## flow/design.v

```verilog
module bcd (
    start_value,
    reset,
    clock,
    increment,
    convert,
    ready,
    bcd_value,
    int_value,
    num_digits,
    is_invalid
);
    input [33:0] start_value;
    input reset;
    input clock;
    input increment;
    input convert;
    output ready;
    output [43:0] bcd_value;
    output [33:0] int_value;
    output [4:0] num_digits;
    output is_invalid;
    wire _56;
    wire [19:0] _52;
    wire [19:0] _51;
    wire _53;
    wire [15:0] _49;
    wire [15:0] _48;
    wire _50;
    wire [11:0] _46;
    wire [11:0] _45;
    wire _47;
    wire [7:0] _43;
    wire [7:0] _42;
    wire _44;
    wire [3:0] _40;
    wire [3:0] _39;
    wire _41;
    wire [3:0] _34;
    wire [4:0] _35;
    reg _54;
    wire _32;
    wire _55;
    wire _58;
    reg _60;
    wire _1;
    reg _57;
    wire [4:0] _30;
    wire [4:0] _104;
    wire [3:0] _102;
    wire [3:0] _101;
    wire _103;
    wire [4:0] _106;
    wire [4:0] _100;
    wire [3:0] _97;
    wire _99;
    wire [4:0] _107;
    wire [4:0] _96;
    wire [3:0] _93;
    wire _95;
    wire [4:0] _108;
    wire [4:0] _92;
    wire [3:0] _89;
    wire _91;
    wire [4:0] _109;
    wire [4:0] _88;
    wire [3:0] _85;
    wire _87;
    wire [4:0] _110;
    wire [4:0] _84;
    wire [3:0] _81;
    wire _83;
    wire [4:0] _111;
    wire [4:0] _80;
    wire [3:0] _77;
    wire _79;
    wire [4:0] _112;
    wire [4:0] _76;
    wire [3:0] _73;
    wire _75;
    wire [4:0] _113;
    wire [4:0] _72;
    wire [3:0] _69;
    wire _71;
    wire [4:0] _114;
    wire [4:0] _68;
    wire [3:0] _65;
    wire _67;
    wire [4:0] _115;
    wire [4:0] _64;
    wire [3:0] _61;
    wire _63;
    wire [4:0] _116;
    wire [4:0] _117;
    reg [4:0] _118;
    wire [4:0] _3;
    reg [4:0] _31;
    wire [33:0] _119;
    wire [33:0] _123;
    wire [33:0] _124;
    wire [33:0] _121;
    reg [33:0] _126;
    wire [33:0] _5;
    reg [33:0] _120;
    wire [43:0] _37;
    wire [3:0] _341;
    wire [3:0] _342;
    wire [3:0] _338;
    wire _339;
    wire _340;
    wire [3:0] _344;
    wire [3:0] _334;
    wire _331;
    wire _332;
    wire [3:0] _336;
    wire [3:0] _337;
    wire [3:0] _326;
    wire _323;
    wire _324;
    wire [3:0] _328;
    wire [3:0] _329;
    wire [3:0] _318;
    wire _315;
    wire _316;
    wire [3:0] _320;
    wire [3:0] _321;
    wire [3:0] _310;
    wire _307;
    wire _308;
    wire [3:0] _312;
    wire [3:0] _313;
    wire [3:0] _302;
    wire _299;
    wire _300;
    wire [3:0] _304;
    wire [3:0] _305;
    wire [3:0] _294;
    wire _291;
    wire _292;
    wire [3:0] _296;
    wire [3:0] _297;
    wire [3:0] _286;
    wire _283;
    wire _284;
    wire [3:0] _288;
    wire [3:0] _289;
    wire [3:0] _278;
    wire _275;
    wire _276;
    wire [3:0] _280;
    wire [3:0] _281;
    wire [3:0] _270;
    wire _267;
    wire _268;
    wire [3:0] _272;
    wire [3:0] _273;
    wire [3:0] _262;
    wire _259;
    wire _260;
    wire [3:0] _264;
    wire [3:0] _257;
    wire [3:0] _253;
    wire _255;
    wire [3:0] _249;
    wire _251;
    wire [3:0] _245;
    wire _247;
    wire [3:0] _241;
    wire _243;
    wire [3:0] _237;
    wire _239;
    wire [3:0] _233;
    wire _235;
    wire [3:0] _229;
    wire _231;
    wire [3:0] _225;
    wire _227;
    wire [3:0] _221;
    wire _223;
    wire [3:0] _218;
    wire _220;
    wire _224;
    wire _228;
    wire _232;
    wire _236;
    wire _240;
    wire _244;
    wire _248;
    wire _252;
    wire _256;
    wire [3:0] _265;
    wire [43:0] _345;
    wire [32:0] _130;
    wire [33:0] _132;
    wire [33:0] _8;
    wire [33:0] _129;
    reg [33:0] _134;
    wire [33:0] _9;
    reg [33:0] convert_buffer;
    wire _216;
    wire [3:0] _211;
    wire [3:0] _212;
    wire [3:0] _208;
    wire [3:0] _207;
    wire _209;
    wire _210;
    wire [3:0] _213;
    wire [3:0] _205;
    wire [3:0] _200;
    wire _202;
    wire _203;
    wire [3:0] _206;
    wire [3:0] _198;
    wire [3:0] _193;
    wire _195;
    wire _196;
    wire [3:0] _199;
    wire [3:0] _191;
    wire [3:0] _186;
    wire _188;
    wire _189;
    wire [3:0] _192;
    wire [3:0] _184;
    wire [3:0] _179;
    wire _181;
    wire _182;
    wire [3:0] _185;
    wire [3:0] _177;
    wire [3:0] _172;
    wire _174;
    wire _175;
    wire [3:0] _178;
    wire [3:0] _170;
    wire [3:0] _165;
    wire _167;
    wire _168;
    wire [3:0] _171;
    wire [3:0] _163;
    wire [3:0] _158;
    wire _160;
    wire _161;
    wire [3:0] _164;
    wire [3:0] _156;
    wire [3:0] _151;
    wire _153;
    wire _154;
    wire [3:0] _157;
    wire [3:0] _149;
    wire [3:0] _144;
    wire _146;
    wire _147;
    wire [3:0] _150;
    wire [3:0] _142;
    wire [3:0] _137;
    wire _139;
    wire _140;
    wire [3:0] _143;
    wire [43:0] _214;
    wire [42:0] _215;
    wire [43:0] _217;
    wire [43:0] _136;
    reg [43:0] _346;
    wire [43:0] _10;
    reg [43:0] _38;
    wire _364;
    wire [1:0] _25;
    wire vdd;
    wire gnd;
    wire _348;
    reg _349;
    wire _12;
    reg _28;
    wire _29;
    wire [1:0] _362;
    wire [1:0] _59;
    wire [5:0] _359;
    wire [5:0] _350;
    wire _14;
    wire _16;
    wire [5:0] _354;
    wire [5:0] _355;
    wire [5:0] _353;
    reg [5:0] _356;
    wire [5:0] _17;
    reg [5:0] bits_processed;
    wire _360;
    wire [1:0] _361;
    wire [1:0] _133;
    wire [1:0] _125;
    wire _19;
    wire [1:0] _357;
    wire _21;
    wire [1:0] _358;
    reg [1:0] _363;
    wire [1:0] _22;
    (* fsm_encoding="one_hot" *)
    reg [1:0] _26;
    reg _365;
    wire _23;
    assign _56 = 1'b0;
    assign _52 = _38[39:20];
    assign _51 = _38[19:0];
    assign _53 = _51 == _52;
    assign _49 = _38[31:16];
    assign _48 = _38[15:0];
    assign _50 = _48 == _49;
    assign _46 = _38[23:12];
    assign _45 = _38[11:0];
    assign _47 = _45 == _46;
    assign _43 = _38[15:8];
    assign _42 = _38[7:0];
    assign _44 = _42 == _43;
    assign _40 = _38[7:4];
    assign _39 = _38[3:0];
    assign _41 = _39 == _40;
    assign _34 = _31[4:1];
    assign _35 = { _56,
                   _34 };
    always @* begin
        case (_35)
        0:
            _54 <= gnd;
        1:
            _54 <= _41;
        2:
            _54 <= _44;
        3:
            _54 <= _47;
        4:
            _54 <= _50;
        default:
            _54 <= _53;
        endcase
    end
    assign _32 = _31[0:0];
    assign _55 = _32 ? gnd : _54;
    assign _58 = _29 ? _57 : _55;
    always @* begin
        case (_26)
        2'b11:
            _60 <= _58;
        default:
            _60 <= _57;
        endcase
    end
    assign _1 = _60;
    always @(posedge _16) begin
        if (_14)
            _57 <= _56;
        else
            _57 <= _1;
    end
    assign _30 = 5'b00000;
    assign _104 = 5'b00001;
    assign _102 = 4'b0000;
    assign _101 = _38[3:0];
    assign _103 = _101 == _102;
    assign _106 = _103 ? _30 : _104;
    assign _100 = 5'b00010;
    assign _97 = _38[7:4];
    assign _99 = _97 == _102;
    assign _107 = _99 ? _106 : _100;
    assign _96 = 5'b00011;
    assign _93 = _38[11:8];
    assign _95 = _93 == _102;
    assign _108 = _95 ? _107 : _96;
    assign _92 = 5'b00100;
    assign _89 = _38[15:12];
    assign _91 = _89 == _102;
    assign _109 = _91 ? _108 : _92;
    assign _88 = 5'b00101;
    assign _85 = _38[19:16];
    assign _87 = _85 == _102;
    assign _110 = _87 ? _109 : _88;
    assign _84 = 5'b00110;
    assign _81 = _38[23:20];
    assign _83 = _81 == _102;
    assign _111 = _83 ? _110 : _84;
    assign _80 = 5'b00111;
    assign _77 = _38[27:24];
    assign _79 = _77 == _102;
    assign _112 = _79 ? _111 : _80;
    assign _76 = 5'b01000;
    assign _73 = _38[31:28];
    assign _75 = _73 == _102;
    assign _113 = _75 ? _112 : _76;
    assign _72 = 5'b01001;
    assign _69 = _38[35:32];
    assign _71 = _69 == _102;
    assign _114 = _71 ? _113 : _72;
    assign _68 = 5'b01010;
    assign _65 = _38[39:36];
    assign _67 = _65 == _102;
    assign _115 = _67 ? _114 : _68;
    assign _64 = 5'b01011;
    assign _61 = _38[43:40];
    assign _63 = _61 == _102;
    assign _116 = _63 ? _115 : _64;
    assign _117 = _29 ? _116 : _31;
    always @* begin
        case (_26)
        2'b11:
            _118 <= _117;
        default:
            _118 <= _31;
        endcase
    end
    assign _3 = _118;
    always @(posedge _16) begin
        if (_14)
            _31 <= _30;
        else
            _31 <= _3;
    end
    assign _119 = 34'b0000000000000000000000000000000000;
    assign _123 = 34'b0000000000000000000000000000000001;
    assign _124 = _120 + _123;
    assign _121 = _21 ? _8 : _120;
    always @* begin
        case (_26)
        2'b00:
            _126 <= _121;
        2'b10:
            _126 <= _124;
        default:
            _126 <= _120;
        endcase
    end
    assign _5 = _126;
    always @(posedge _16) begin
        if (_14)
            _120 <= _119;
        else
            _120 <= _5;
    end
    assign _37 = 44'b00000000000000000000000000000000000000000000;
    assign _341 = 4'b0001;
    assign _342 = _218 + _341;
    assign _338 = 4'b1001;
    assign _339 = _218 < _338;
    assign _340 = ~ _339;
    assign _344 = _340 ? _102 : _342;
    assign _334 = _221 + _341;
    assign _331 = _221 < _338;
    assign _332 = ~ _331;
    assign _336 = _332 ? _102 : _334;
    assign _337 = _220 ? _336 : _221;
    assign _326 = _225 + _341;
    assign _323 = _225 < _338;
    assign _324 = ~ _323;
    assign _328 = _324 ? _102 : _326;
    assign _329 = _224 ? _328 : _225;
    assign _318 = _229 + _341;
    assign _315 = _229 < _338;
    assign _316 = ~ _315;
    assign _320 = _316 ? _102 : _318;
    assign _321 = _228 ? _320 : _229;
    assign _310 = _233 + _341;
    assign _307 = _233 < _338;
    assign _308 = ~ _307;
    assign _312 = _308 ? _102 : _310;
    assign _313 = _232 ? _312 : _233;
    assign _302 = _237 + _341;
    assign _299 = _237 < _338;
    assign _300 = ~ _299;
    assign _304 = _300 ? _102 : _302;
    assign _305 = _236 ? _304 : _237;
    assign _294 = _241 + _341;
    assign _291 = _241 < _338;
    assign _292 = ~ _291;
    assign _296 = _292 ? _102 : _294;
    assign _297 = _240 ? _296 : _241;
    assign _286 = _245 + _341;
    assign _283 = _245 < _338;
    assign _284 = ~ _283;
    assign _288 = _284 ? _102 : _286;
    assign _289 = _244 ? _288 : _245;
    assign _278 = _249 + _341;
    assign _275 = _249 < _338;
    assign _276 = ~ _275;
    assign _280 = _276 ? _102 : _278;
    assign _281 = _248 ? _280 : _249;
    assign _270 = _253 + _341;
    assign _267 = _253 < _338;
    assign _268 = ~ _267;
    assign _272 = _268 ? _102 : _270;
    assign _273 = _252 ? _272 : _253;
    assign _262 = _257 + _341;
    assign _259 = _257 < _338;
    assign _260 = ~ _259;
    assign _264 = _260 ? _102 : _262;
    assign _257 = _38[43:40];
    assign _253 = _38[39:36];
    assign _255 = _253 == _338;
    assign _249 = _38[35:32];
    assign _251 = _249 == _338;
    assign _245 = _38[31:28];
    assign _247 = _245 == _338;
    assign _241 = _38[27:24];
    assign _243 = _241 == _338;
    assign _237 = _38[23:20];
    assign _239 = _237 == _338;
    assign _233 = _38[19:16];
    assign _235 = _233 == _338;
    assign _229 = _38[15:12];
    assign _231 = _229 == _338;
    assign _225 = _38[11:8];
    assign _227 = _225 == _338;
    assign _221 = _38[7:4];
    assign _223 = _221 == _338;
    assign _218 = _38[3:0];
    assign _220 = _218 == _338;
    assign _224 = _220 ? _223 : gnd;
    assign _228 = _224 ? _227 : gnd;
    assign _232 = _228 ? _231 : gnd;
    assign _236 = _232 ? _235 : gnd;
    assign _240 = _236 ? _239 : gnd;
    assign _244 = _240 ? _243 : gnd;
    assign _248 = _244 ? _247 : gnd;
    assign _252 = _248 ? _251 : gnd;
    assign _256 = _252 ? _255 : gnd;
    assign _265 = _256 ? _264 : _257;
    assign _345 = { _265,
                    _273,
                    _281,
                    _289,
                    _297,
                    _305,
                    _313,
                    _321,
                    _329,
                    _337,
                    _344 };
    assign _130 = convert_buffer[32:0];
    assign _132 = { _130,
                    _56 };
    assign _8 = start_value;
    assign _129 = _21 ? _8 : convert_buffer;
    always @* begin
        case (_26)
        2'b00:
            _134 <= _129;
        2'b01:
            _134 <= _132;
        default:
            _134 <= convert_buffer;
        endcase
    end
    assign _9 = _134;
    always @(posedge _16) begin
        if (_14)
            convert_buffer <= _119;
        else
            convert_buffer <= _9;
    end
    assign _216 = convert_buffer[33:33];
    assign _211 = 4'b0011;
    assign _212 = _207 + _211;
    assign _208 = 4'b0101;
    assign _207 = _38[3:0];
    assign _209 = _207 < _208;
    assign _210 = ~ _209;
    assign _213 = _210 ? _212 : _207;
    assign _205 = _200 + _211;
    assign _200 = _38[7:4];
    assign _202 = _200 < _208;
    assign _203 = ~ _202;
    assign _206 = _203 ? _205 : _200;
    assign _198 = _193 + _211;
    assign _193 = _38[11:8];
    assign _195 = _193 < _208;
    assign _196 = ~ _195;
    assign _199 = _196 ? _198 : _193;
    assign _191 = _186 + _211;
    assign _186 = _38[15:12];
    assign _188 = _186 < _208;
    assign _189 = ~ _188;
    assign _192 = _189 ? _191 : _186;
    assign _184 = _179 + _211;
    assign _179 = _38[19:16];
    assign _181 = _179 < _208;
    assign _182 = ~ _181;
    assign _185 = _182 ? _184 : _179;
    assign _177 = _172 + _211;
    assign _172 = _38[23:20];
    assign _174 = _172 < _208;
    assign _175 = ~ _174;
    assign _178 = _175 ? _177 : _172;
    assign _170 = _165 + _211;
    assign _165 = _38[27:24];
    assign _167 = _165 < _208;
    assign _168 = ~ _167;
    assign _171 = _168 ? _170 : _165;
    assign _163 = _158 + _211;
    assign _158 = _38[31:28];
    assign _160 = _158 < _208;
    assign _161 = ~ _160;
    assign _164 = _161 ? _163 : _158;
    assign _156 = _151 + _211;
    assign _151 = _38[35:32];
    assign _153 = _151 < _208;
    assign _154 = ~ _153;
    assign _157 = _154 ? _156 : _151;
    assign _149 = _144 + _211;
    assign _144 = _38[39:36];
    assign _146 = _144 < _208;
    assign _147 = ~ _146;
    assign _150 = _147 ? _149 : _144;
    assign _142 = _137 + _211;
    assign _137 = _38[43:40];
    assign _139 = _137 < _208;
    assign _140 = ~ _139;
    assign _143 = _140 ? _142 : _137;
    assign _214 = { _143,
                    _150,
                    _157,
                    _164,
                    _171,
                    _178,
                    _185,
                    _192,
                    _199,
                    _206,
                    _213 };
    assign _215 = _214[42:0];
    assign _217 = { _215,
                    _216 };
    assign _136 = _21 ? _37 : _38;
    always @* begin
        case (_26)
        2'b00:
            _346 <= _136;
        2'b01:
            _346 <= _217;
        2'b10:
            _346 <= _345;
        default:
            _346 <= _38;
        endcase
    end
    assign _10 = _346;
    always @(posedge _16) begin
        if (_14)
            _38 <= _37;
        else
            _38 <= _10;
    end
    assign _364 = _21 ? gnd : vdd;
    assign _25 = 2'b00;
    assign vdd = 1'b1;
    assign gnd = 1'b0;
    assign _348 = _29 ? vdd : gnd;
    always @* begin
        case (_26)
        2'b11:
            _349 <= _348;
        default:
            _349 <= _28;
        endcase
    end
    assign _12 = _349;
    always @(posedge _16) begin
        if (_14)
            _28 <= _56;
        else
            _28 <= _12;
    end
    assign _29 = ~ _28;
    assign _362 = _29 ? _26 : _25;
    assign _59 = 2'b11;
    assign _359 = 6'b100001;
    assign _350 = 6'b000000;
    assign _14 = reset;
    assign _16 = clock;
    assign _354 = 6'b000001;
    assign _355 = bits_processed + _354;
    assign _353 = _21 ? _350 : bits_processed;
    always @* begin
        case (_26)
        2'b00:
            _356 <= _353;
        2'b01:
            _356 <= _355;
        default:
            _356 <= bits_processed;
        endcase
    end
    assign _17 = _356;
    always @(posedge _16) begin
        if (_14)
            bits_processed <= _350;
        else
            bits_processed <= _17;
    end
    assign _360 = bits_processed == _359;
    assign _361 = _360 ? _59 : _26;
    assign _133 = 2'b01;
    assign _125 = 2'b10;
    assign _19 = increment;
    assign _357 = _19 ? _125 : _26;
    assign _21 = convert;
    assign _358 = _21 ? _133 : _357;
    always @* begin
        case (_26)
        2'b00:
            _363 <= _358;
        2'b01:
            _363 <= _361;
        2'b10:
            _363 <= _59;
        2'b11:
            _363 <= _362;
        default:
            _363 <= _26;
        endcase
    end
    assign _22 = _363;
    always @(posedge _16) begin
        if (_14)
            _26 <= _25;
        else
            _26 <= _22;
    end
    always @* begin
        case (_26)
        2'b00:
            _365 <= _364;
        default:
            _365 <= gnd;
        endcase
    end
    assign _23 = _365;
    assign ready = _23;
    assign bcd_value = _38;
    assign int_value = _120;
    assign num_digits = _31;
    assign is_invalid = _57;
endmodule
module aoc (
    data_value,
    data_valid,
    reset,
    clock,
    puzzle,
    result_valid,
    result_value,
    data_ready,
    debug
);
    input [63:0] data_value;
    input data_valid;
    input reset;
    input clock;
    input [4:0] puzzle;
    output result_valid;
    output [63:0] result_value;
    output data_ready;
    output [1:0] debug;
    wire [1:0] _29;
    wire [1:0] _63;
    wire [1:0] _59;
    wire [1:0] _58;
    wire [1:0] _60;
    wire [1:0] _61;
    wire [1:0] _62;
    wire [1:0] _64;
    wire [1:0] _66;
    wire [1:0] _67;
    wire [1:0] _1;
    reg [1:0] _30;
    wire _68;
    wire _72;
    wire _70;
    wire _71;
    wire _73;
    wire _74;
    wire _3;
    reg _69;
    wire [63:0] _89;
    wire [33:0] _79;
    wire [29:0] _78;
    wire [63:0] _80;
    wire [63:0] _81;
    wire _77;
    wire [63:0] _82;
    wire [63:0] _83;
    wire [63:0] _84;
    wire [63:0] _85;
    wire [63:0] _86;
    wire [63:0] _87;
    wire [63:0] _88;
    wire [63:0] _5;
    reg [63:0] invalid_sum;
    wire [63:0] _91;
    wire [63:0] _92;
    wire [63:0] _93;
    wire [63:0] _94;
    wire [63:0] _95;
    wire [63:0] _6;
    reg [63:0] _90;
    wire _150;
    wire _151;
    wire _152;
    wire [33:0] _33;
    wire [33:0] _146;
    wire [33:0] _147;
    wire [33:0] _142;
    wire [33:0] _143;
    wire [33:0] _144;
    wire [63:0] _9;
    wire [33:0] _136;
    wire _11;
    wire [33:0] _137;
    wire [33:0] _133;
    wire [33:0] _134;
    wire _126;
    wire [33:0] _97;
    wire [33:0] _96;
    wire [33:0] _98;
    wire [33:0] _99;
    wire [33:0] _100;
    wire [33:0] _101;
    wire [33:0] _12;
    reg [33:0] range;
    wire [33:0] _118;
    wire _56;
    wire _102;
    wire _103;
    wire _104;
    wire _105;
    wire _106;
    wire _107;
    wire _13;
    reg _51;
    wire gnd;
    wire _109;
    wire _110;
    wire _111;
    wire _112;
    wire _14;
    reg _49;
    wire _16;
    wire _18;
    wire [84:0] _52;
    wire _53;
    wire _54;
    wire _57;
    wire [33:0] _119;
    wire [33:0] _116;
    wire [33:0] _120;
    wire [33:0] _121;
    wire [33:0] _122;
    wire [33:0] _123;
    wire [33:0] _124;
    wire [33:0] _19;
    reg [33:0] range_counter;
    wire _47;
    wire _127;
    wire vdd;
    wire _108;
    wire _125;
    wire _128;
    wire _129;
    wire _130;
    wire _131;
    wire _20;
    reg _40;
    wire _42;
    wire [33:0] _135;
    wire [33:0] _138;
    wire [33:0] _139;
    wire [33:0] _140;
    wire [33:0] _21;
    reg [33:0] _36;
    wire _38;
    wire [33:0] _145;
    wire [33:0] _148;
    wire [33:0] _149;
    wire [33:0] _22;
    reg [33:0] _32;
    wire _34;
    wire _153;
    wire [4:0] _27;
    wire [4:0] _24;
    wire _28;
    wire _154;
    wire _25;
    reg _114;
    assign _29 = 2'b00;
    assign _63 = 2'b01;
    assign _59 = 2'b11;
    assign _58 = 2'b10;
    assign _60 = _57 ? _59 : _58;
    assign _61 = _47 ? _60 : _30;
    assign _62 = _42 ? _61 : _30;
    assign _64 = _38 ? _63 : _62;
    assign _66 = _34 ? _29 : _64;
    assign _67 = _28 ? _66 : _30;
    assign _1 = _67;
    always @(posedge _18) begin
        if (_16)
            _30 <= _29;
        else
            _30 <= _1;
    end
    assign _68 = 1'b0;
    assign _72 = _11 ? gnd : vdd;
    assign _70 = _11 ? gnd : vdd;
    assign _71 = _38 ? _70 : gnd;
    assign _73 = _34 ? _72 : _71;
    assign _74 = _28 ? _73 : _69;
    assign _3 = _74;
    always @(posedge _18) begin
        if (_16)
            _69 <= _68;
        else
            _69 <= _3;
    end
    assign _89 = 64'b0000000000000000000000000000000000000000000000000000000000000000;
    assign _79 = _52[78:45];
    assign _78 = 30'b000000000000000000000000000000;
    assign _80 = { _78,
                   _79 };
    assign _81 = invalid_sum + _80;
    assign _77 = _52[84:84];
    assign _82 = _77 ? _81 : invalid_sum;
    assign _83 = _57 ? _82 : invalid_sum;
    assign _84 = _47 ? _83 : invalid_sum;
    assign _85 = _42 ? _84 : invalid_sum;
    assign _86 = _38 ? invalid_sum : _85;
    assign _87 = _34 ? invalid_sum : _86;
    assign _88 = _28 ? _87 : invalid_sum;
    assign _5 = _88;
    always @(posedge _18) begin
        if (_16)
            invalid_sum <= _89;
        else
            invalid_sum <= _5;
    end
    assign _91 = _47 ? _90 : invalid_sum;
    assign _92 = _42 ? _91 : _90;
    assign _93 = _38 ? _90 : _92;
    assign _94 = _34 ? _90 : _93;
    assign _95 = _28 ? _94 : _90;
    assign _6 = _95;
    always @(posedge _18) begin
        if (_16)
            _90 <= _89;
        else
            _90 <= _6;
    end
    assign _150 = _47 ? gnd : vdd;
    assign _151 = _42 ? _150 : gnd;
    assign _152 = _38 ? _114 : _151;
    assign _33 = 34'b0000000000000000000000000000000000;
    assign _146 = _9[33:0];
    assign _147 = _11 ? _146 : _32;
    assign _142 = _114 ? _33 : _32;
    assign _143 = _47 ? _32 : _142;
    assign _144 = _42 ? _143 : _32;
    assign _9 = data_value;
    assign _136 = _9[33:0];
    assign _11 = data_valid;
    assign _137 = _11 ? _136 : _36;
    assign _133 = _114 ? _33 : _36;
    assign _134 = _47 ? _36 : _133;
    assign _126 = _114 ? gnd : _125;
    assign _97 = 34'b0000000000000000000000000000000001;
    assign _96 = _36 - _32;
    assign _98 = _96 + _97;
    assign _99 = _38 ? range : _98;
    assign _100 = _34 ? range : _99;
    assign _101 = _28 ? _100 : range;
    assign _12 = _101;
    always @(posedge _18) begin
        if (_16)
            range <= _33;
        else
            range <= _12;
    end
    assign _118 = range_counter + _97;
    assign _56 = _51 == gnd;
    assign _102 = _57 ? vdd : gnd;
    assign _103 = _47 ? _102 : gnd;
    assign _104 = _42 ? _103 : gnd;
    assign _105 = _38 ? _51 : _104;
    assign _106 = _34 ? _51 : _105;
    assign _107 = _28 ? _106 : _51;
    assign _13 = _107;
    always @(posedge _18) begin
        if (_16)
            _51 <= _68;
        else
            _51 <= _13;
    end
    assign gnd = 1'b0;
    assign _109 = _108 ? vdd : gnd;
    assign _110 = _38 ? _49 : _109;
    assign _111 = _34 ? _49 : _110;
    assign _112 = _28 ? _111 : _49;
    assign _14 = _112;
    always @(posedge _18) begin
        if (_16)
            _49 <= _68;
        else
            _49 <= _14;
    end
    assign _16 = reset;
    assign _18 = clock;
    bcd
        bcd
        ( .clock(_18),
          .reset(_16),
          .convert(_49),
          .start_value(_32),
          .increment(_51),
          .ready(_52[0:0]),
          .bcd_value(_52[44:1]),
          .int_value(_52[78:45]),
          .num_digits(_52[83:79]),
          .is_invalid(_52[84:84]) );
    assign _53 = _52[0:0];
    assign _54 = _53 == vdd;
    assign _57 = _54 & _56;
    assign _119 = _57 ? _118 : range_counter;
    assign _116 = _114 ? _33 : range_counter;
    assign _120 = _47 ? _119 : _116;
    assign _121 = _42 ? _120 : range_counter;
    assign _122 = _38 ? range_counter : _121;
    assign _123 = _34 ? range_counter : _122;
    assign _124 = _28 ? _123 : range_counter;
    assign _19 = _124;
    always @(posedge _18) begin
        if (_16)
            range_counter <= _33;
        else
            range_counter <= _19;
    end
    assign _47 = range_counter < range;
    assign _127 = _47 ? _125 : _126;
    assign vdd = 1'b1;
    assign _108 = ~ _40;
    assign _125 = _108 ? vdd : _40;
    assign _128 = _42 ? _127 : _125;
    assign _129 = _38 ? _40 : _128;
    assign _130 = _34 ? _40 : _129;
    assign _131 = _28 ? _130 : _40;
    assign _20 = _131;
    always @(posedge _18) begin
        if (_16)
            _40 <= _68;
        else
            _40 <= _20;
    end
    assign _42 = _40 == vdd;
    assign _135 = _42 ? _134 : _36;
    assign _138 = _38 ? _137 : _135;
    assign _139 = _34 ? _36 : _138;
    assign _140 = _28 ? _139 : _36;
    assign _21 = _140;
    always @(posedge _18) begin
        if (_16)
            _36 <= _33;
        else
            _36 <= _21;
    end
    assign _38 = _36 == _33;
    assign _145 = _38 ? _32 : _144;
    assign _148 = _34 ? _147 : _145;
    assign _149 = _28 ? _148 : _32;
    assign _22 = _149;
    always @(posedge _18) begin
        if (_16)
            _32 <= _33;
        else
            _32 <= _22;
    end
    assign _34 = _32 == _33;
    assign _153 = _34 ? _114 : _152;
    assign _27 = 5'b00100;
    assign _24 = puzzle;
    assign _28 = _24 == _27;
    assign _154 = _28 ? _153 : _114;
    assign _25 = _154;
    always @(posedge _18) begin
        if (_16)
            _114 <= _68;
        else
            _114 <= _25;
    end
    assign result_valid = _114;
    assign result_value = _90;
    assign data_ready = _69;
    assign debug = _30;
endmodule
module aoc_top (
    puzzle,
    data_value,
    data_valid,
    reset,
    clock,
    result_valid,
    result_value,
    data_ready,
    debug
);
    input [4:0] puzzle;
    input [63:0] data_value;
    input data_valid;
    input reset;
    input clock;
    output result_valid;
    output [63:0] result_value;
    output data_ready;
    output [1:0] debug;
    wire [1:0] _16;
    wire _17;
    wire [63:0] _18;
    wire [4:0] _5;
    wire [63:0] _7;
    wire _9;
    wire _11;
    wire _13;
    wire [67:0] _15;
    wire _19;
    assign _16 = _15[67:66];
    assign _17 = _15[65:65];
    assign _18 = _15[64:1];
    assign _5 = puzzle;
    assign _7 = data_value;
    assign _9 = data_valid;
    assign _11 = reset;
    assign _13 = clock;
    aoc
        aoc
        ( .clock(_13),
          .reset(_11),
          .data_valid(_9),
          .data_value(_7),
          .puzzle(_5),
          .result_valid(_15[0:0]),
          .result_value(_15[64:1]),
          .data_ready(_15[65:65]),
          .debug(_15[67:66]) );
    assign _19 = _15[0:0];
    assign result_valid = _19;
    assign result_value = _18;
    assign data_ready = _17;
    assign debug = _16;
endmodule
module aoc_day2 (
    input         clock,
    input         reset,
    input  [63:0] data_value,
    input         data_valid,
    output        data_ready,
    output        result_valid,
    output [63:0] result_value
);
    wire [1:0] debug_unused;
    aoc aoc (
        .clock        (clock),
        .reset        (reset),
        .puzzle       (5'b00100),
        .data_value   (data_value),
        .data_valid   (data_valid),
        .data_ready   (data_ready),
        .result_valid (result_valid),
        .result_value (result_value),
        .debug        (debug_unused)
    );
endmodule
```

## flow/run.sh

```bash
#!/bin/bash
# the make line also repeats each setting of config.mk as NAME=value (left out here)
make -C /OpenROAD-flow-scripts/flow DESIGN_CONFIG=/design/flow/config.mk WORK_HOME=/design/flow/orfs CLKGATE_MAP_FILE= finish
```

## flow/config.mk

```make
export PLATFORM = sky130hd
export DESIGN_NAME = aoc_day2
export DESIGN_NICKNAME = aoc_day2
export VERILOG_FILES = /design/flow/design.v
export SDC_FILE = /design/flow/constraint.sdc
export NUM_CORES = 4
export LEC_CHECK = 0
export CAP_MARGIN = 15
export CORE_MARGIN = 2
export CORE_UTILIZATION = 66
export CTS_CLUSTER_DIAMETER = 52
export MAX_ROUTING_LAYER = met4
export SETUP_SLACK_MARGIN = 0.51
export SLEW_MARGIN = 20
```

## flow/constraint.sdc

```tcl
create_clock -name core_clock -period 3.18 [get_ports {clock}]
set_input_delay 0.6360 -clock core_clock [delete_from_list [all_inputs] [get_ports {clock}]]
set_output_delay 0.6360 -clock core_clock [all_outputs]
set_load 0.01 [all_outputs]
```

==> out/metrics.csv, run 1 <==
metric,value,unit
synthTopLogicFamily,simple AND/OR/NAND/NOR gates,
core_area,35660,um^2
place_ws,-0.05146,ns
netlist_area,23930,um^2
synth.most_common_cell,nand2_1,
port_buffers,102,
yosysTopAreaCell,dfxtp_1,
cts-buffers-inserted,45,
simple_gate_area_share,22.48,%
ys_warn_count,2,
fp-row-count,69,
ys_area,23930,um^2
ys_seq_share,33.21,%
synthAoiAreaFrac,22.08,%
ctsLongestPathBuffers,3,
mux_share,3.168,%
fp_util,67.12,%
top_cells_by_count,"nand2_1, dfxtp_1, a21oi_1",
cts_sinks,397,
h-tree-depth,2,
dieArea,37800,um^2
adder_share,9.003,%
dp_hpwl,46380,um
gp_congestion,0.9182,
area_leaders,"dfxtp_1, ha_1, a21oi_1",
synth_cell_type_count,94,
synth.net_count,3321,
root_buffer,clkbuf_16,
outcome,stopped before the end,
haltStage,global routing (5_1_grt),
num_io_pins,133,
ff_type,dfxtp_1,
edf_count,0,
die_w,194.4,um
top_area_share,33.21,%
syn_avg_cell_area,7.763,um^2
syn_inst,3083,
yosys-stat-cells,3083,
ys.flops,397,
xor_area_share,4.757,%
synthArstFlopShare,0,%
dieHeight,194.4,um
-- metrics by stage --
stage / area [um^2] / std cells
floorplan: 24190 / 3083
global placement: 25960 / 3561
detailed placement: 25960 / 3561
CTS: 30410 / 3754
-- repair_timing --
item,in CTS
pin swaps,240
endpoints found under the setup margin,258
gates resized,373
setup buffers,91
hold buffers,0
hold endpoints to repair,0
cloned,23
==> run 2, diff against run 1 <==
Settings changed: CAP_MARGIN 15 to 20, CORE_UTILIZATION 66 to 72, CTS_CLUSTER_DIAMETER 52 to default, CTS_CLUSTER_SIZE from default to 20, MAX_ROUTING_LAYER met4 to default, PLACE_DENSITY from default to 0.66, SETUP_SLACK_MARGIN 0.51 to 0.37.
Clock period 3.18 ns to 3.35 ns, I/O delays scaled along.
==> out/metrics.csv, run 2 <==
metric,value,unit,change
p_leak,0.01096,uW,
ys_area,23930,um^2,unchanged
fin_crit,3.539,ns,
synth_cell_type_count,94,,unchanged
cp-endpoint,aoc._36[15],,
xor_area_share,4.757,%,unchanged
end_kind,flip-flop,,
hold_path_end,aoc._90[17],,
synthAoiAreaFrac,22.08,%,unchanged
simple_gate_area_share,22.48,%,unchanged
top_area_share,33.21,%,unchanged
max_stage_delay,0.44,ns,
h-tree-depth,2,,unchanged
fin_cells,3679,,
area_delta_synth_final,21.37,%,
nNetsFinal,3442,,
die_w,186.3,um,-4.2%
viasPerCell,7.144,,
powerDensity,883.0,nW/um^2,
max-cap-violations,0,,
switchingPower,11820,uW,
edf_count,0,,unchanged
grt_pass1_vias,24363,,
clock_power_share,19.2,%,
ys.flops,397,,unchanged
slowest_stage,ha_4,,
adder_share,9.003,%,unchanged
r2r_end,aoc._36[15],,
ys_seq_share,33.21,%,unchanged
failed_checks,setup timing,,
vias,26284,,
top_power_group,combinational cells,,
p_seq_share,24.3,%,
crit_type,reg -> reg,,
overflow,0,,
grt_max_degree,132,,
grt_util_met2,70.38,%,
top_cells_by_count,"nand2_1, dfxtp_1, a21oi_1",,
port_buffers,102,,unchanged
cp.arrival,4.01,ns,
core_area,32620,um^2,-8.5%
drcViolationCount,0,,
r2r_cells,14,,
worst_pin_slew,0.9887,ns,
synthTopLogicFamily,simple AND/OR/NAND/NOR gates,,
cts_tree,done,,
internal-power,13830,uW,
use_met3,7.429,%,
drtIter0Drc,4274,,
powerClk,4910,uW,
hold_violations,0,,
finish.utilization,89.05,%,
ff_type,dfxtp_1,,
setup_viol,77,,
yosys-stat-cells,3083,,unchanged
cp_cell_sequence,"inv_1, ha_4, and2_4, buf_4, o2111ai_4, o311ai_4, a22oi_4, buf_8, a211o_1, a21oi_4, buf_12, clkbuf_16, nand3_1, a21oi_1",,
setup_slack,-0.1889,ns,
rsz0062_at_grt,yes,,
skew,0.02906,ns,
grt_use_met1,47.11,%,
drv_slew,0,,
ctsLongestPathBuffers,3,,unchanged
gp_congestion,0.9478,,+3.2%
openroad.warnings,90,,
crit_buf_inv,5,,
routedWlPerCell,23.73,um,
fmax,0.2826,GHz,
ant_nets,0,,
cts-buffers-inserted,42,,-6.7%
ys_warn_count,2,,unchanged
route.final.wire_length,87320,um,
place_ws,0.04504,ns,+0.09650 ns
dieHeight,186.3,um,-4.2%
cp_num_cells,14,,
syn_inst,3083,,unchanged
dieArea,34720,um^2,-8.2%
pwr-share-comb,56.5,%,
cts_sinks,397,,unchanged
cp.required,3.82,ns,
mux_share,3.168,%,unchanged
cp_max_fo,8,,
startpoint_type,flip-flop,,
dp.cells,3540,,-0.59%
clock_latency,0.58,ns,
netlist_area,23930,um^2,unchanged
num_io_pins,133,,unchanged
fp-row-count,66,,-4.3%
swShare,46.09,%,
worst_ir_drop_vdd,1.331,mV,
setup_tns,-4.072,ns,
synth.most_common_cell,nand2_1,,
top_usage_layer,met2,,
grt_pass1_wl,118900,um,
fp_util,73.37,%,+6.2 points
drtPass1Iterations,16,,
relSlewSlack,34.09,%,
yosysTopAreaCell,dfxtp_1,,
dp_hpwl,45630,um,-1.6%
root_buffer,clkbuf_16,,
cp-startpoint,aoc.range[9],,
r2r_slack,-0.19,ns,
p_comb,14500,uW,
synthArstFlopShare,0,%,unchanged
antenna_found_initial,1,,
fin_crit_sh,105.6,%,
clkTransAtPathRegs,0.07,ns,
crit_family,AND-OR/OR-AND gates,,
syn_avg_cell_area,7.763,um^2,unchanged
hold_class,reg -> reg,,
area_leaders,"dfxtp_1, ha_1, a21oi_1",,
grt_use_total,40.71,%,
p_seq,6240,uW,
reg2reg_from,aoc.range[9],,
min-delay-start,aoc._90[17],,
synth.net_count,3321,,unchanged
outcome,failed layout checks,,
min_path_cells,2,,
[run 2: area by class of cell]
type | instances | area, um^2
clock buffers | 62 | 1270
fillers | 1511 | 3572
flip-flops and latches | 397 | 8011
diodes | 1 | 2.502
well taps | 442 | 553.0
multi-input cells | 2356 | 15950
repair buffers | 267 | 2581
inverters | 140 | 528.0
clock inverters | 14 | 151.4
[run 2: per-stage QoR]
step | hold slack, ns | power [uW] | area [um^2]
after detailed placement | 0.4452 | 17050 | 25720
after floorplan | 0.4318 | 13950 | 23950
after CTS | 0.4537 | 22680 | 27990
after global routing | 0.4708 | 26520 | 29040
after global placement | 0.4411 | 16660 | 25720
final | 0.4567 | 25650 | 29050
[run 2: metal layers]
metal  vias to the layer above  part of all wire, %
met5                         -                    0
met4                         0                  9.3
met3                       836                   12
met2                      2201                   45
met1                     12026                   34
li1                      11221                    -
[run 2: timing repair]
item | in CTS | in global routing
setup endpoints to repair | 126 | 189
setup buffers | 24 | 30
pin swaps | 51 | 75
hold endpoints to repair | 0 | 0
gates cloned | 1 | 7
gates resized | 119 | 158
hold buffers | 0 | 0
==> run 3, diff against run 2 <==
Settings changed: CORE_ASPECT_RATIO from default to 0.91, CTS_CLUSTER_DIAMETER from default to 356, CTS_CLUSTER_SIZE 20 to 30, MIN_ROUTING_LAYER from default to met1, PLACE_DENSITY 0.66 to default, PLACE_DENSITY_LB_ADDON from default to 0.0, SETUP_SLACK_MARGIN 0.37 to -0.23, SLEW_MARGIN 20 to 30, TNS_END_PERCENT from default to 95.
Clock period 3.35 ns to 2.44 ns, I/O delays scaled along.
==> out/metrics.csv, run 3 <==
metric,value,unit,change
overflow,13,,
ys_warn_count,2,,unchanged
ys_area,23930,um^2,unchanged
ys.flops,397,,unchanged
synth.net_count,3321,,unchanged
ctsLongestPathBuffers,3,,unchanged
yosysTopAreaCell,dfxtp_1,,
h-tree-depth,1,,-1
edf_count,0,,unchanged
mux_share,3.168,%,unchanged
die_w,195.1,um,+4.7%
dieArea,34720,um^2,about the same
netlist_area,23930,um^2,unchanged
ys_seq_share,33.21,%,unchanged
synth.most_common_cell,nand2_1,,
cts_sinks,397,,unchanged
synth_cell_type_count,94,,unchanged
root_buffer,clkbuf_16,,
adder_share,9.003,%,unchanged
top_cells_by_count,"nand2_1, dfxtp_1, a21oi_1",,
port_buffers,102,,unchanged
place_area,28610,um^2,+11%
ff_type,dfxtp_1,,
dp_hpwl,56410,um,+24%
haltStage,global routing (5_1_grt),,
error,[ERROR GRT-0232] Routing congestion too high. Check the congestion heatmap in the GUI.,,
fp_util,73.34,%,about the same
outcome,stopped before the end,,
syn_inst,3083,,unchanged
core_area,32630,um^2,about the same
area_leaders,"dfxtp_1, ha_1, a21oi_1",,
dp.cells,3875,,+9.5%
synthTopLogicFamily,simple AND/OR/NAND/NOR gates,,
num_io_pins,133,,unchanged
xor_area_share,4.757,%,unchanged
postCtsHoldBufs,0,,unchanged
fp-row-count,63,,-4.5%
top_area_share,33.21,%,unchanged
simple_gate_area_share,22.48,%,unchanged
grt_use_total,68.45,%,
syn_avg_cell_area,7.763,um^2,unchanged
cts-buffers-inserted,17,,-60%
synthAoiAreaFrac,22.08,%,unchanged
place_ws,-0.7046,ns,-0.7497 ns
dieHeight,177.9,um,-4.5%
synthArstFlopShare,0,%,unchanged
yosys-stat-cells,3083,,unchanged
gp_congestion,0.9700,,+2.3%
-- run 3: metal layers --
metal / overflow / track usage, %
met4: 7 / 70.32
met1: 0 / 68.77
met3: 0 / 44.43
met5: 0 / 13.96
met2: 6 / 91.67
-- run 3: timing repair --
| item | in CTS |
|---|---|
| gates resized | 113 |
| endpoints found under the setup margin | 255 |
| gates cloned | 4 |
| buffers inserted | 4 |
| pin swaps | 57 |
-- run 3: per-stage QoR --
stage,total power (uW),hold slack (ns)
3_3_place_gp,25680,0.4397
4_1_cts,30650,0.2522
2_1_floorplan,19550,0.4318
3_5_place_dp,26690,0.4456
==> run 4, diff against run 3 <==
Settings changed: CORE_ASPECT_RATIO 0.91 to default, CTS_CLUSTER_DIAMETER 356 to 97, PLACE_DENSITY from default to 0.66, PLACE_DENSITY_LB_ADDON 0.0 to default, SETUP_SLACK_MARGIN -0.23 to default.
Clock period 2.44 ns to 2.87 ns, I/O delays scaled along.
==> out/metrics.csv, run 4 <==
metric,value,unit,change
outcome,stopped before the end,,
haltStage,global routing (5_1_grt),,
error,[ERROR GRT-0232] Routing congestion too high. Check the congestion heatmap in the GUI.,,
die_w,186.3,um,-4.5%
synth.net_count,3321,,unchanged
ys_seq_share,33.21,%,unchanged
dp_hpwl,49610,um,-12%
num_io_pins,133,,unchanged
ys_warn_count,2,,unchanged
port_buffers,102,,unchanged
overflow,573,,
synth_cell_type_count,94,,unchanged
area_leaders,"dfxtp_1, ha_1, a21oi_1",,
dieArea,34720,um^2,about the same
simple_gate_area_share,22.48,%,unchanged
top_cells_by_count,"nand2_1, dfxtp_1, a21oi_1",,
dp.cells,3774,,-2.6%
ctsLongestPathBuffers,3,,unchanged
adder_share,9.003,%,unchanged
syn_avg_cell_area,7.763,um^2,unchanged
gp_congestion,0.9285,,-4.3%
synth.most_common_cell,nand2_1,,
root_buffer,clkbuf_16,,
synthAoiAreaFrac,22.08,%,unchanged
yosysTopAreaCell,dfxtp_1,,
h-tree-depth,1,,unchanged
syn_inst,3083,,unchanged
synthTopLogicFamily,simple AND/OR/NAND/NOR gates,,
ys_area,23930,um^2,unchanged
netlist_area,23930,um^2,unchanged
xor_area_share,4.757,%,unchanged
fp_util,73.37,%,about the same
top_area_share,33.21,%,unchanged
mux_share,3.168,%,unchanged
ys.flops,397,,unchanged
yosys-stat-cells,3083,,unchanged
fp-row-count,66,,+4.8%
cts_sinks,397,,unchanged
core_area,32620,um^2,about the same
dieHeight,186.3,um,+4.7%
edf_count,0,,unchanged
synthArstFlopShare,0,%,unchanged
grt_use_total,88.15,%,
ff_type,dfxtp_1,,
cts-buffers-inserted,17,,unchanged
postCtsHoldBufs,0,,unchanged
place_ws,-0.3114,ns,+0.3932 ns
run 4: metal layers:
metal	global-route usage, %	overflow
met1	86.54	13
met2	101.5	329
met3	75.53	27
met4	94.40	196
met5	42.72	8
run 4: through the flow:
step	hold slack, ns	power, uW	area (um^2)
after global placement	0.4412	20710	27550
after detailed placement	0.4459	21340	27550
after floorplan	0.4318	16290	23970
after CTS	0.3441	25440	29070
run 4: what timing repair did:
action,4_1_cts
resized,158
buffers inserted,22
pin swaps,74
setup endpoints to repair,215
cloned,4
==> run 5, diff against run 4 <==
Settings changed: ABC_AREA from default to 1, CAP_MARGIN 20 to 40, CORE_ASPECT_RATIO from default to 0.69, CORE_UTILIZATION 72 to 68, CTS_CLUSTER_DIAMETER 97 to default, CTS_CLUSTER_SIZE 30 to 10, MIN_ROUTING_LAYER met1 to default, PLACE_DENSITY 0.66 to 0.74, SLEW_MARGIN 30 to 20, TNS_END_PERCENT 95 to default.
Clock period 2.87 ns to 1.14 ns, I/O delays scaled along.
==> out/metrics.csv, run 5 <==
metric,value,unit,change
synthArstFlopShare,0,%,unchanged
area_leaders,"dfxtp_1, nand2_1, ha_1",,
syn_avg_cell_area,6.285,um^2,-19%
num_io_pins,133,,unchanged
ys_area,27250,um^2,+14%
ys_seq_share,29.16,%,-4.0 points
netlist_area,27250,um^2,+14%
ys.flops,397,,unchanged
outcome,stopped before the end,,
place_area,35770,um^2,+30%
synth_cell_type_count,54,,-43%
synth.most_common_cell,nand2_1,,
edf_count,0,,unchanged
yosysTopAreaCell,dfxtp_1,,
adder_share,7.906,%,-1.1 points
port_buffers,102,,unchanged
ys_warn_count,2,,unchanged
dp_hpwl,83720,um,+69%
fp_util,69.41,%,-4.0 points
error,[ERROR DPL-0033] detailed placement checks failed during check placement.,,
fp-row-count,60,,-9.1%
mux_share,0,%,-3.2 points
gp_congestion,1.156,,+25%
synthTopLogicFamily,simple AND/OR/NAND/NOR gates,,
haltStage,clock tree synthesis (4_1_cts),,
top_cells_by_count,"nand2_1, inv_1, nor2_1",,
core_area,39260,um^2,+20%
dieArea,41720,um^2,+20%
top_area_share,29.16,%,-4.0 points
synthAoiAreaFrac,15.99,%,-6.1 points
ff_type,dfxtp_1,,
yosys-stat-cells,4336,,+41%
simple_gate_area_share,32.63,%,+10 points
synth.net_count,4574,,+38%
syn_inst,4336,,+41%
die_w,245.0,um,+31%
xor_area_share,4.049,%,-0.71 points
dp.cells,5586,,+48%
dieHeight,170.3,um,-8.6%
## run 5: per-stage QoR
stage               hold slack [ns]  setup slack (ns)  utilization [%]
floorplan                    0.3004           -0.9479                -
global placement             0.4483            -1.210            91.09
detailed placement           0.4546            -1.426            91.09
==> run 6, diff against run 5 <==
Settings changed: ABC_AREA 1 to default, CAP_MARGIN 40 to 20, CORE_ASPECT_RATIO 0.69 to 0.91, CORE_UTILIZATION 68 to 72, CTS_CLUSTER_DIAMETER from default to 356, CTS_CLUSTER_SIZE 10 to 30, MIN_ROUTING_LAYER from default to met1, PLACE_DENSITY 0.74 to default, PLACE_DENSITY_LB_ADDON from default to 0.0, SETUP_SLACK_MARGIN from default to 0.22, SLEW_MARGIN 20 to 30, TNS_END_PERCENT from default to 75.
Clock period 1.14 ns to 2.97 ns, I/O delays scaled along.
==> out/metrics.csv, run 6 <==
metric,value,unit,change
ys_warn_count,2,,unchanged
fp_util,73.34,%,+3.9 points
top_area_share,33.21,%,+4.0 points
adder_share,9.003,%,+1.1 points
die_w,195.1,um,-20%
simple_gate_area_share,22.48,%,-10 points
gp_congestion,0.9412,,-19%
ff_type,dfxtp_1,,
root_buffer,clkbuf_16,,
cts-buffers-inserted,17,,
ys.flops,397,,unchanged
top_cells_by_count,"nand2_1, dfxtp_1, a21oi_1",,
yosys-stat-cells,3083,,-29%
mux_share,3.168,%,+3.2 points
h-tree-depth,1,,
synth_cell_type_count,94,,+74%
synthArstFlopShare,0,%,unchanged
ctsLongestPathBuffers,3,,
synthAoiAreaFrac,22.08,%,+6.1 points
dp_hpwl,50600,um,-40%
netlist_area,23930,um^2,-12%
yosysTopAreaCell,dfxtp_1,,
num_io_pins,133,,unchanged
synth.most_common_cell,nand2_1,,
haltStage,global routing (5_1_grt),,
xor_area_share,4.757,%,+0.71 points
dieHeight,177.9,um,+4.5%
ys_area,23930,um^2,-12%
outcome,stopped before the end,,
synth.net_count,3321,,-27%
syn_avg_cell_area,7.763,um^2,+24%
fp-row-count,63,,+5.0%
error,"[ERROR DPL-0038] Utilization greater than 100%, impossible to legalize",,
area_leaders,"dfxtp_1, ha_1, a21oi_1",,
syn_inst,3083,,-29%
port_buffers,102,,unchanged
edf_count,0,,unchanged
core_area,32630,um^2,-17%
place_area,26890,um^2,-25%
dieArea,34720,um^2,-17%
postCtsHoldBufs,0,,
ys_seq_share,33.21,%,+4.0 points
synthTopLogicFamily,simple AND/OR/NAND/NOR gates,,
cts_sinks,397,,
## run 6: repair_timing
action                     4_1_cts
buffers inserted                54
cloned                          19
pin swaps                      223
gates resized                  339
setup endpoints to repair      256
## run 6: metrics by stage
step	util [%]	hold WS, ns	setup WS [ns]	std cells	total power, uW
after floorplan	-	0.4318	0.1692	3083	16050
after detailed placement	82.40	0.4460	-0.1545	3650	20790
after CTS	91.39	0.3360	-0.01208	3741	26240
after global placement	82.40	0.4403	-0.05465	3650	20210
==> run 7, diff against run 6 <==
Settings changed: CORE_ASPECT_RATIO 0.91 to default, CORE_UTILIZATION 72 to 63, CTS_CLUSTER_DIAMETER 356 to default, CTS_CLUSTER_SIZE 30 to 97, MIN_ROUTING_LAYER met1 to default, PLACE_DENSITY_LB_ADDON 0.0 to default, SLEW_MARGIN 30 to 20, TNS_END_PERCENT 75 to default.
Clock period 2.97 ns to 3.18 ns, I/O delays scaled along.
==> out/metrics.csv, run 7 <==
metric,value,unit,change
cp.arrival,3.50,ns,
cp-startpoint,aoc.range[9],,
grt_pass1_vias,22533,,
antenna_found_initial,0,,
num_io_pins,133,,unchanged
ys_seq_share,33.21,%,unchanged
root_buffer,clkbuf_16,,
nNetsFinal,3482,,
routedWlPerCell,18.39,um,
top_power_group,combinational cells,,
route.final.wire_length,69720,um,
met3_wirelength,4898,um,
switchingPower,10780,uW,
internal-power,14660,uW,
syn_inst,3083,,unchanged
p_comb,13500,uW,
synth_cell_type_count,94,,unchanged
wl_met2,33560,um,
cp_cell_sequence,"inv_1, ha_4, and2_4, a221oi_4, a2bb2oi_2, o311ai_4, a22oi_4, nand2_4, a311o_1, buf_6, or4_4, a21oi_2",,
wl_met1,28670,um,
r2r_cells,12,,
fin_crit_sh,94.32,%,
top_layer_used,met4,,
synth.most_common_cell,nand2_1,,
netlist_area,23930,um^2,unchanged
startpoint_type,flip-flop,,
drcViolationCount,0,,
edf_count,0,,unchanged
adder_share,9.003,%,unchanged
cts_sinks,397,,unchanged
max-cap-violations,0,,
ys_area,23930,um^2,unchanged
cts-buffers-inserted,44,,+27
port_buffers,102,,unchanged
rsz0062_at_grt,yes,,
finish.utilization,78.25,%,
hold_path_end,aoc.bcd._31[2],,
powerDensity,865.1,nW/um^2,
outcome,"complete, no violations",,
worst_pin_slew,0.9339,ns,
fin_crit,2.999,ns,
p_seq_share,25.2,%,
relSlewSlack,37.21,%,
synthAoiAreaFrac,22.08,%,unchanged
synthArstFlopShare,0,%,unchanged
dp_hpwl,46470,um,-8.2%
p_seq,6410,uW,
yosysTopAreaCell,dfxtp_1,,
worst_ir_drop_vdd,0.9798,mV,
overflow,0,,
hold_ws,0.4185,ns,
xor_area_share,4.757,%,unchanged
postCtsHoldBufs,0,,unchanged
grt_max_degree,190,,
dieArea,39560,um^2,+14%
drv_slew,0,,
drtIter0Drc,1799,,
synthTopLogicFamily,simple AND/OR/NAND/NOR gates,,
skew,0.01555,ns,
p_leak,0.01113,uW,
setup_viol,0,,
cp_num_cells,12,,
area_leaders,"dfxtp_1, ha_1, a21oi_1",,
cp-endpoint,aoc.invalid_sum[48],,
h-tree-depth,2,,+1
grt_pass1_wl,109300,um,
ant_nets,0,,
cts_tree,done,,
fin_cells,3791,,
max_stage_delay,0.49,ns,
viasPerCell,6.235,,
cp.required,3.68,ns,
r2r_end,aoc.invalid_sum[48],,
syn_avg_cell_area,7.763,um^2,unchanged
synth.net_count,3321,,unchanged
openroad.warnings,86,,
dieHeight,198.9,um,+12%
mux_share,3.168,%,unchanged
hold_violations,0,,
hold_class,in -> reg,,
r2r_slack,0.18,ns,
pwr-share-comb,53.3,%,
die_w,198.9,um,+1.9%
ctsLongestPathBuffers,3,,unchanged
cp_max_fo,7,,
simple_gate_area_share,22.48,%,unchanged
core_area,37580,um^2,+15%
grt_use_total,33.74,%,
min-delay-start,reset,,
diodes,0,,
yosys-stat-cells,3083,,unchanged
top_cells_by_count,"nand2_1, dfxtp_1, a21oi_1",,
clkTransAtPathRegs,0.06,ns,
dp.cells,3680,,+0.82%
fmax,0.3334,GHz,
swShare,42.38,%,
fp-row-count,71,,+13%
crit_type,reg -> reg,,
ys.flops,397,,unchanged
clock_latency,0.58,ns,
area_delta_synth_final,22.86,%,
end_kind,flip-flop,,
crit_family,AND-OR/OR-AND gates,,
min_path_cells,2,,
fp_util,63.69,%,-9.6 points
ys_warn_count,2,,unchanged
reg2reg_from,aoc.range[9],,
slowest_stage,or4_4,,
powerClk,5480,uW,
gp_congestion,0.9239,,-1.8%
ff_type,dfxtp_1,,
clock_power_share,21.5,%,
vias,23638,,
crit_buf_inv,2,,
drtPass1Iterations,6,,
top_area_share,33.21,%,unchanged
total_power,25440,uW,
run 7: final cells by class:
type | instances | area (um^2)
Fill cell | 2629 | 8174
Timing Repair Buffer | 304 | 2725
Multi-Input combinational cell | 2357 | 15940
Sequential cell | 397 | 8011
Clock inverter | 22 | 275.3
Clock buffer | 60 | 1282
Tap cell | 511 | 639.4
Inverter | 140 | 525.5
run 7: routing by layer:
metal	GRT usage, %	vias up
met3	5.256	205
li1	-	11282
met2	58.33	894
met1	42.12	11257
met4	13.21	0
met5	0	-
run 7: per-stage QoR:
stage / cell area [um^2] / TNS (ns) / setup WS, ns
floorplan: 23950 / 0 / 0.1967
global placement: 26330 / 0 / 0.004370
detailed placement: 26330 / -0.03106 / -0.02479
CTS: 28540 / 0 / 0.1207
global route: 29400 / 0 / 0.06763
finish: 29400 / 0 / 0.1807
run 7: timing repair:
item / in CTS / in global routing
pin swaps: 44 / 85
setup buffers: 9 / 16
gates resized: 86 / 167
gates cloned: 2 / 2
endpoints found under the setup margin: 111 / 145
==> run 8, diff against run 7 <==
Settings changed: CORE_UTILIZATION 63 to 9, CTS_CLUSTER_SIZE 97 to default, SETUP_SLACK_MARGIN 0.22 to default.
Clock period 3.18 ns to 7.01 ns, I/O delays scaled along.
==> out/metrics.csv, run 8 <==
metric,value,unit,change
outcome,"complete, no violations",,
dieHeight,519.7,um,+160%
area_delta_synth_final,27.20,%,
grt_use_total,5.753,%,-28 points
slowest_stage,nor4_1,,
yosysTopAreaCell,dfxtp_1,,
top_power_group,combinational cells,,
fmax,0.2342,GHz,-30%
ys.flops,397,,unchanged
crit_family,simple AND/OR/NAND/NOR gates,,
postCtsResizedCells,0,,-100%
netlist_area,23930,um^2,unchanged
startpoint_type,flip-flop,,
crit_type,reg -> reg,,
r2r_end,aoc._32[19],,
p_seq_share,29.3,%,+4.1 points
syn_avg_cell_area,7.763,um^2,unchanged
switchingPower,4637,uW,-57%
clock_power_share,24.2,%,+2.7 points
crit_buf_inv,2,,unchanged
ctsLongestPathBuffers,3,,unchanged
post_cts_buffers,0,,-9
h-tree-depth,2,,unchanged
drcViolationCount,0,,unchanged
top_area_share,33.21,%,unchanged
cp.required,7.53,ns,+3.85 ns
clock_latency,0.59,ns,about the same
nNetsFinal,3301,,-5.2%
cp.arrival,4.79,ns,+1.29 ns
pwr-share-comb,46.5,%,-6.8 points
num_io_pins,133,,unchanged
routedWlPerCell,12.15,um,-34%
ys_seq_share,33.21,%,unchanged
reg2reg_from,aoc._32[3],,
area_leaders,"dfxtp_1, ha_1, a21oi_1",,
cp-startpoint,aoc._32[3],,
min_path_cells,2,,unchanged
cts-buffers-inserted,43,,-2.3%
rsz0062_at_grt,no,,
fin_crit,4.270,ns,+1.271 ns
postCtsHoldBufs,0,,unchanged
ys_warn_count,2,,unchanged
dieArea,270100,um^2,+580%
p_comb,4920,uW,-64%
synthArstFlopShare,0,%,unchanged
ff_type,dfxtp_1,,
cts_sinks,397,,unchanged
viasPerCell,3.261,,-48%
cts_tree,done,,
worst_ir_drop_vdd,0.4743,mV,-52%
postLayoutCellArea,30440,um^2,+3.5%
drtPass1Iterations,6,,unchanged
core_area,264900,um^2,+600%
cp_max_fo,36,,+29
mux_share,3.168,%,unchanged
adder_share,9.003,%,unchanged
cp_num_cells,11,,-1
fp_util,9.036,%,-55 points
root_buffer,clkbuf_16,,
internal-power,5939,uW,-59%
max-cap-violations,0,,unchanged
synth.net_count,3321,,unchanged
end_kind,flip-flop,,
route.final.wire_length,80570,um,+16%
top_cells_by_count,"nand2_1, dfxtp_1, a21oi_1",,
fin_crit_sh,60.91,%,-33 points
relSlewSlack,28.39,%,-8.8 points
dp_hpwl,60130,um,+29%
edf_count,0,,unchanged
hold_class,reg -> reg,,
r2r_slack,2.74,ns,+2.56 ns
p_seq,3100,uW,-52%
finish.utilization,11.49,%,-67 points
synthTopLogicFamily,simple AND/OR/NAND/NOR gates,,
cp_common_cell,buf_4,,
hold_path_end,aoc.range[7],,
max_stage_delay,0.75,ns,+0.26 ns
powerClk,2560,uW,-53%
simple_gate_area_share,22.48,%,unchanged
grt_max_degree,78,,-59%
antenna_found_initial,34,,+34
place_area,28870,um^2,+9.6%
grt_pass1_wl,122300,um,+12%
total_power,10580,uW,-58%
setup_viol,0,,unchanged
hold_violations,0,,unchanged
synthAoiAreaFrac,22.08,%,unchanged
gp_congestion,0.8275,,-10%
setup_tns,0,ns,unchanged
fp-row-count,189,,+170%
cp_cell_sequence,"nor4_1, nand4_1, nor3_2, nor2_2, buf_4, nand2_1, a21oi_4, a21o_1, a21oi_2, buf_4, a22o_1",,
drtIter0Drc,1335,,-26%
synth_cell_type_count,94,,unchanged
drv_slew,0,,unchanged
swShare,43.85,%,+1.5 points
min-delay-start,aoc.range[7],,
ys_area,23930,um^2,unchanged
worst_pin_slew,1.073,ns,+0.1390 ns
clkTransAtPathRegs,0.06,ns,about the same
syn_inst,3083,,unchanged
vias,21623,,-8.5%
ant_nets,0,,unchanged
die_w,519.7,um,+160%
port_buffers,102,,unchanged
grt_pass1_vias,20031,,-11%
powerDensity,347.4,nW/um^2,-60%
yosys-stat-cells,3083,,unchanged
p_leak,0.01004,uW,-9.8%
xor_area_share,4.757,%,unchanged
overflow,0,,unchanged
synth.most_common_cell,nand2_1,,
openroad.warnings,79,,-8.1%
skew,0.02264,ns,+0.007088 ns
cp-endpoint,aoc._32[19],,
r2r_cells,11,,-1
[run 8: final cells by class]
| cell class | instances | area, um^2 |
|---|---|---|
| fillers | 30713 | 234400 |
| multi-input cells | 2356 | 14780 |
| flip-flops and latches | 397 | 7955 |
| well taps | 3533 | 4420 |
| repair buffers | 125 | 1199 |
| clock buffers | 49 | 1139 |
| inverters | 140 | 525.5 |
| clock inverters | 29 | 422.9 |
| diodes | 2 | 5.005 |
[run 8: metal layers]
layer / share of wire, % / global-route usage [%]
met4: 3.8 / 2.261
met5: 0.097 / 0
met2: 48 / 9.972
met3: 6.8 / 1.515
met1: 41 / 6.702
[run 8: per-stage QoR]
step | instances | hold WS (ns) | setup slack [ns]
3_3_place_gp | 6551 | 0.4409 | 2.829
5_1_grt | 6631 | 0.4642 | 2.455
6_report | 6631 | 0.4501 | 2.740
3_5_place_dp | 6551 | 0.4447 | 2.796
2_1_floorplan | 3083 | 0.4318 | 3.918
4_1_cts | 6629 | 0.4519 | 2.765
==> run 9, diff against run 8 <==
Settings changed: ABC_AREA from default to 0, CELL_PAD_IN_SITES_DETAIL_PLACEMENT from default to 1, CELL_PAD_IN_SITES_GLOBAL_PLACEMENT from default to 2, CORE_ASPECT_RATIO from default to 0.71, CORE_UTILIZATION 9 to 40, CTS_CLUSTER_SIZE from default to 85, GPL_ROUTABILITY_DRIVEN from default to 1, MIN_ROUTING_LAYER from default to met1, PLACE_DENSITY_LB_ADDON from default to 0.09, TNS_END_PERCENT from default to 60.
Clock period 7.01 ns to 5.0 ns, I/O delays scaled along.
==> out/metrics.csv, run 9 <==
metric,value,unit,change
switchingPower,7305,uW,+58%
area_delta_synth_final,12.79,%,
vias,22491,,+4.0%
ff_type,dfxtp_1,,
viasPerCell,5.807,,+78%
gp_congestion,0.8493,,+2.6%
swShare,46.66,%,+2.8 points
cts_tree,done,,
cp-startpoint,aoc._32[17],,
yosysTopAreaCell,dfxtp_1,,
route.final.wire_length,78820,um,-2.2%
synth.most_common_cell,nand2_1,,
crit_family,AND-OR/OR-AND gates,,
setup_viol,0,,unchanged
port_buffers,102,,unchanged
fin_crit_sh,79.70,%,+19 points
fp-row-count,75,,-60%
r2r_slack,1.02,ns,-1.72 ns
r2r_cells,12,,+1
synthTopLogicFamily,simple AND/OR/NAND/NOR gates,,
xor_area_share,4.757,%,unchanged
place_area,25480,um^2,-12%
fp_util,40.48,%,+31 points
powerClk,3500,uW,+37%
dieArea,61830,um^2,-77%
cts-buffers-inserted,43,,unchanged
diodes,0,,-2
top_area_share,33.21,%,unchanged
num_io_pins,133,,unchanged
overflow,0,,unchanged
antenna_found_initial,0,,-100%
r2r_end,aoc.range[32],,
max_stage_delay,0.73,ns,-0.02 ns
core_area,59120,um^2,-78%
cp.required,5.45,ns,-2.08 ns
drtPass1Iterations,5,,-1
clock_latency,0.59,ns,about the same
syn_avg_cell_area,7.763,um^2,unchanged
syn_inst,3083,,unchanged
dieHeight,210.1,um,-60%
top_cells_by_count,"nand2_1, dfxtp_1, a21oi_1",,
cp_num_cells,12,,+1
mux_share,3.168,%,unchanged
grt_use_total,25.10,%,+19 points
nNetsFinal,3310,,+0.27%
min_path_cells,2,,unchanged
drcViolationCount,0,,unchanged
ctsLongestPathBuffers,3,,unchanged
clock_power_share,22.3,%,-1.9 points
synth.net_count,3321,,unchanged
netlist_area,23930,um^2,unchanged
p_comb,7850,uW,+60%
crit_type,reg -> reg,,
p_seq,4310,uW,+39%
grt_max_degree,102,,+31%
min-delay-start,aoc.range[0],,
hold_path_end,aoc.range[0],,
area_leaders,"dfxtp_1, ha_1, a21oi_1",,
fmax,0.2509,GHz,+7.2%
post_cts_buffers,0,,unchanged
adder_share,9.003,%,unchanged
grt_pass1_wl,125400,um,+2.6%
startpoint_type,flip-flop,,
cp.arrival,4.43,ns,-0.36 ns
dp_hpwl,57100,um,-5.0%
powerDensity,580.0,nW/um^2,+67%
crit_buf_inv,1,,-1
openroad.warnings,81,,+2.5%
outcome,"complete, no violations",,
simple_gate_area_share,22.48,%,unchanged
cp_cell_sequence,"inv_1, ha_1, ha_1, a21o_1, a31o_2, a211oi_1, o211ai_1, a2111oi_1, o31ai_1, nand3_1, mux2i_1, a311o_1",,
yosys-stat-cells,3083,,unchanged
clkTransAtPathRegs,0.07,ns,about the same
grt_pass1_vias,22418,,+12%
ys_warn_count,2,,unchanged
p_seq_share,27.5,%,-1.8 points
die_w,294.3,um,-43%
skew,0.02868,ns,+0.006034 ns
fillers,7089,,-77%
logic_area,14780,um^2,about the same
hold_violations,0,,unchanged
h-tree-depth,2,,unchanged
p_leak,0.01006,uW,+0.12%
pwr-share-comb,50.2,%,+3.7 points
postLayoutCellArea,26990,um^2,-11%
ys_seq_share,33.21,%,unchanged
synthAoiAreaFrac,22.08,%,unchanged
synth_cell_type_count,94,,unchanged
end_kind,flip-flop,,
dp.cells,3797,,-42%
cp-endpoint,aoc.range[32],,
max-cap-violations,0,,unchanged
routedWlPerCell,20.35,um,+67%
edf_count,0,,unchanged
drv_slew,0,,unchanged
setup_tns,0,ns,unchanged
finish.utilization,45.66,%,+34 points
postCtsResizedCells,0,,unchanged
rsz0062_at_grt,no,,
fin_crit,3.985,ns,-0.2852 ns
synthArstFlopShare,0,%,unchanged
fin_cells,3873,,-42%
drtIter0Drc,1139,,-15%
ys.flops,397,,unchanged
ant_nets,0,,unchanged
postCtsHoldBufs,0,,unchanged
slowest_stage,a2111oi_1,,
reg2reg_from,aoc._32[17],,
internal-power,8352,uW,+41%
ys_area,23930,um^2,unchanged
relSlewSlack,33.14,%,+4.8 points
regArea,7955,um^2,unchanged
hold_class,reg -> reg,,
worst_pin_slew,0.9991,ns,-0.07388 ns
worst_ir_drop_vdd,0.4158,mV,-12%
root_buffer,clkbuf_16,,
cts_sinks,397,,unchanged
cp_max_fo,7,,-81%
cp_common_cell,ha_1,,
top_power_group,combinational cells,,
==> run 9: layout make-up <==
class                      instances  area share, %
clock buffer                      62          4.695
clock inverter                    14         0.8900
inverter                         140          1.947
multi-input combinational       2356          54.74
sequential                       397          29.47
tap                              770          3.569
timing repair buffer             134          4.691
==> run 9: metal layers <==
metal	wire [um]	GRT usage, %
met1	40520	37.30
met2	33730	38.31
met3	3225	3.627
met4	1341	5.296
met5	0	0
==> run 9: stage by stage <==
step	hold WS (ns)	total power, uW	worst slack (ns)
floorplan	0.4318	9320	1.908
global placement	0.4422	11750	1.153
detailed placement	0.4476	12010	1.120
CTS	0.4557	15590	1.081
global route	0.4753	16640	0.7888
finish	0.4546	15660	1.015
Power figures rest on the tool's default switching activity, not on a simulated workload.
